== job 7917 ==
==> flow/design.v <==
module fpadd_40(x_40,y_40,res_40,clk_40,rst_40);
input [31:0] x_40,y_40;				      
output [31:0] res_40;				 
input clk_40,rst_40;
parameter menw_40=45;             
reg sing_x_40,sing_y_40;	 
reg [7:0] exp_x_40, exp_y_40,exp_res_40;		 
reg [menw_40:0] mes_x_40, mes_y_40,mes_res_40,mes_medi_40;	 
reg zero_40_x,zero_40_y;	
reg signres;		                     
reg [31:0] resout_40;	 
integer int_exp_x,int_exp_y,int_exp_dif_40;	 
integer renorm_40,renorm_400,renorm_401,renorm_402,renorm_403,renorm_404,renorm_405;	 
parameter [menw_40:0] zero_40=0;
integer int_exp_dif_402,int_exp_dif_401,int_exp_dif_404,int_exp_dif_403,int_exp_dif_405,int_exp_dif_406,int_exp_dif_4000,int_exp_dif_400;
reg [menw_40:0] mes_y_402,mes_y_401,mes_y_403,mes_y_404;
reg [menw_40:0] mes_x_402,mes_x_401,mes_x_403,mes_x_404;
reg [menw_40:0] mes_res_401,mes_res_402,mes_res_403,mes_res_404,mes_res_4000,mes_res_400;
reg [7:0] exp_x_402,exp_x_401;
reg [7:0] exp_res_402,exp_res_401,exp_res_403,exp_res_404,exp_res_4000,exp_res_400;
reg sing_x_402,sing_x_401,sing_x_403;
reg sing_y_402,sing_y_401,sing_y_403;
reg signres2,signres1,signres3,signres4,signres5,signres6,signres00,signres0;
assign res_40=resout_40;
always @(*) begin
renorm_40=0;
  zero_40_x = (x_40[30:0]==0)?1:0;
  zero_40_y = (y_40[30:0]==0)?1:0;
  if( y_40[30:0] > x_40[30:0] ) begin
    exp_x_40 = y_40[30:23];
    exp_y_40 = x_40[30:23];
    sing_x_40 = y_40[31];
    sing_y_40 = x_40[31];
    mes_x_40 = (zero_40_y)?0:{ 2'b1, y_40[22:0],zero_40[menw_40:25]};
    mes_y_40 = (zero_40_x)?0:{ 2'b1, x_40[22:0],zero_40[menw_40:25]};
    signres=sing_x_40;
  end else begin
    sing_x_40 = x_40[31];
    sing_y_40 = y_40[31];
    exp_x_40 = x_40[30:23];
    exp_y_40 = y_40[30:23];
    mes_x_40 = (zero_40_x)?0:{ 2'b1, x_40[22:0],zero_40[menw_40:25]};
    mes_y_40 = (zero_40_y)?0:{ 2'b1, y_40[22:0],zero_40[menw_40:25]};
    signres=sing_x_40;
  end
  int_exp_x=exp_x_40;
  int_exp_y=exp_y_40;
  int_exp_dif_40=exp_x_40-exp_y_40;
int_exp_dif_402=int_exp_dif_401;
mes_y_402=mes_y_401;
mes_x_402=mes_x_401;
exp_x_402=exp_x_401;
sing_x_402=sing_x_401;
sing_y_402=sing_y_401;
signres2=signres1;
  if(int_exp_dif_402 > 24) begin
    exp_res_40=exp_x_402;
    mes_res_40=mes_x_402;
  end else begin
    exp_res_40=exp_x_402;
    mes_res_40=0;
    mes_y_402=(int_exp_dif_402[4])?{16'b0,mes_y_402[menw_40:16]}: {mes_y_402};
    mes_y_402=(int_exp_dif_402[3])?{ 8'b0,mes_y_402[menw_40:8 ]}: {mes_y_402};
    mes_y_402=(int_exp_dif_402[2])?{ 4'b0,mes_y_402[menw_40:4 ]}: {mes_y_402};
    mes_y_402=(int_exp_dif_402[1])?{ 2'b0,mes_y_402[menw_40:2 ]}: {mes_y_402};
    mes_y_402=(int_exp_dif_402[0])?{ 1'b0,mes_y_402[menw_40:1 ]}: {mes_y_402};
  end
mes_y_404=mes_y_403;
mes_x_404=mes_x_403;
mes_res_4000=mes_res_400;
exp_res_4000=exp_res_400;
signres00=signres0;
int_exp_dif_4000=int_exp_dif_400;
 if (int_exp_dif_4000 <=24) begin
    if(sing_x_403 == sing_y_403) 
       	mes_res_4000=mes_x_404+mes_y_404;
	 else mes_res_4000=mes_x_404-mes_y_404;
    if(mes_res_4000[menw_40]) begin
      mes_res_4000={1'b0,mes_res_4000[menw_40:1]};
      exp_res_4000=exp_res_4000+1;
    end
  end
mes_res_402=mes_res_401;
int_exp_dif_404=int_exp_dif_403;
signres4=signres3;
exp_res_402=exp_res_401;
renorm_403=renorm_402;
    if(mes_res_402[menw_40-1:menw_40-32]==0) begin 
	renorm_403[5]=1; mes_res_402={ 1'b0,mes_res_402[menw_40-33:0],32'b0 }; 
    end
    if(mes_res_402[menw_40-1:menw_40-16]==0) begin 
	renorm_403[4]=1; mes_res_402={ 1'b0,mes_res_402[menw_40-17:0],16'b0 }; 
    end
    if(mes_res_402[menw_40-1:menw_40-8]==0) begin 
	renorm_403[3]=1; mes_res_402={ 1'b0,mes_res_402[menw_40-9:0], 8'b0 }; 
    end
    if(mes_res_402[menw_40-1:menw_40-4]==0) begin 
	renorm_403[2]=1; mes_res_402={ 1'b0,mes_res_402[menw_40-5:0], 4'b0 }; 
    end
    if(mes_res_402[menw_40-1:menw_40-2]==0) begin 
	renorm_403[1]=1; mes_res_402={ 1'b0,mes_res_402[menw_40-3:0], 2'b0 }; 
    end
    if(mes_res_402[menw_40-1   ]==0) begin 
	renorm_403[0]=1; mes_res_402={ 1'b0,mes_res_402[menw_40-2:0], 1'b0 }; 
    end
mes_res_404=mes_res_403;
signres6=signres5;
renorm_405=renorm_404;
exp_res_404=exp_res_403;
int_exp_dif_406=int_exp_dif_405;
  if (int_exp_dif_406 <=60)
  begin
    if(mes_res_404 != 0) begin
      if(mes_res_404[menw_40-24:0]==0 && mes_res_404[menw_40-24]==1) begin
	if(mes_res_404[menw_40-11]==1) mes_res_404=mes_res_404+{1'b1,zero_40[menw_40-11:0]};
      end else begin
        mes_res_404=mes_res_404;
      end
      exp_res_404=exp_res_404-renorm_405;
      if(mes_res_404[menw_40-1]==0) begin
       exp_res_404=exp_res_404+1;
       mes_res_404={1'b0,mes_res_404[menw_40-1:1]};
      end
    end else begin
      exp_res_404=0;
      signres6=0;
    end
  end
resout_40={signres6,exp_res_404,mes_res_404[menw_40-2:menw_40-24]};
end
always @(posedge clk_40 or posedge rst_40)
begin
	if (rst_40) 
begin
int_exp_dif_401<=0;
mes_x_401<=0;
mes_y_401<= 0;
exp_x_401 <= 0;
sing_x_401<=0;
sing_y_401<=0;
signres1<=0;
renorm_401<=0;
mes_y_403 <= 0;
mes_x_403 <= 0;
sing_x_403 <= 0;
sing_y_403 <= 0;
mes_res_400 <= 0;
renorm_400 <= 0;
signres0 <= 0;
int_exp_dif_400 <= 0;
exp_res_400 <= 0;
mes_res_401 <= 0;
int_exp_dif_403<= 0;
signres3 <= 0;
exp_res_401<= 0;
renorm_402 <= 0;
mes_res_403<=  0;
signres5<= 0;
renorm_404<= 0;
exp_res_403<= 0;
int_exp_dif_405 <= 0;
end
	else begin
	int_exp_dif_401<= int_exp_dif_40;
	mes_x_401<= mes_x_40;
	mes_y_401<= mes_y_40;
	exp_x_401 <= exp_x_40;
	sing_x_401<= sing_x_40;
	sing_y_401<= sing_y_40;
	signres1<= signres;
	renorm_401<= renorm_40;
	mes_y_403 <= mes_y_402;
	mes_x_403 <= mes_x_402;
	sing_x_403 <= sing_x_402;
	sing_y_403 <= sing_y_402;
	mes_res_400 <= mes_res_40;
	renorm_400 <= renorm_401;
	signres0 <= signres2;
	int_exp_dif_400 <= int_exp_dif_402;
	exp_res_400 <= exp_res_40;
	mes_res_401 <= mes_res_4000;
	int_exp_dif_403<= int_exp_dif_4000;
	signres3 <= signres00;
	exp_res_401<= exp_res_4000;
	renorm_402 <= renorm_400;
	mes_res_403 <= mes_res_402;
	signres5 <= signres4;
	renorm_404 <= renorm_403;
	exp_res_403 <= exp_res_402;
	int_exp_dif_405 <= int_exp_dif_404;
	end
end
endmodule
clock: 5.0 ns
lec_check: 0
cap_margin: 20
core_margin: 9
core_utilization: 40
cts_cluster_diameter: 150
setup_slack_margin: 1.23
slew_margin: 20
run.sh (not shown) runs the stock make flow with config.mk's settings and CLKGATE_MAP_FILE=.
Relative to job 7917, the following input files were edited for job 7866:
Settings: SETUP_SLACK_MARGIN now 1.47, was 1.23; CORE_UTILIZATION now 72, was 40; CORE_MARGIN now 2, was 9; CTS_CLUSTER_DIAMETER no longer set, was 150; the clock period (ns, I/O delays scaled along) now 5.17, was 5.0.
Results
Job 7866: GRT-0232 in 5_1_grt -> run aborted
Job 7866 vs job 7917: number of buffers inserted by post-CTS setup repair up
Compared with job 7917, job 7866 shows vertical die size that has gone down by more than a quarter.
Reported for job 7917 and job 7866, post-synthesis simple-gate area fraction turned out identical to the last digit.
Compared with job 7917, job 7866 shows die area lower by 50%.
Taking job 7917 as the reference, in job 7866 core outline area saw a decrease, die span in x now sits lower.
Worst setup slack after placement down 0.17 ns in job 7866 wrt job 7917
For job 8688, these inputs were changed with respect to job 7866:
Settings: CTS_CLUSTER_SIZE: unset -> 36.
- As far as overall chip area goes, job 8688 and job 7866 are indistinguishable; the numbers are identical.
- From job 7866 to job 8688, standard cell core area did not move at all.
- Job 8688 failed in 5_1_grt with GRT-0232.
- Global placement routability congestion delta (job 7866 -> job 8688): insignificant
- Comparing job 7866 against job 8688, there is no change at all in instance count of the mapped netlist.
- Comparing job 7866 against job 8688, there is no change at all in area fraction in full adders, half adders and majority gates.
What job 352 does differently from job 8688 at the input level:
Settings: SETUP_SLACK_MARGIN no longer set, was 1.47; CORE_UTILIZATION now 68, was 72; CTS_CLUSTER_SIZE now 41, was 36; the clock period (ns, I/O delays scaled along) now 4.3, was 5.17.
==> comparison <==
- Status job 352: flow complete, layout not clean - negative setup slack
- Job 8688 did not finish: a tool error stopped it during 5_1_grt.
- Taking job 8688 as the reference, in job 352 area fraction in xor and xnor cells stayed essentially flat; area inside the core boundary moved up; estimated wirelength of the detail-placed design +2.9%.
- | share of cell area taken by muxes after synthesis | job 352 vs job 8688 | ≈ equal |
- Number of buffers added by the clock tree synthesis step was higher in job 8688 than in job 352.
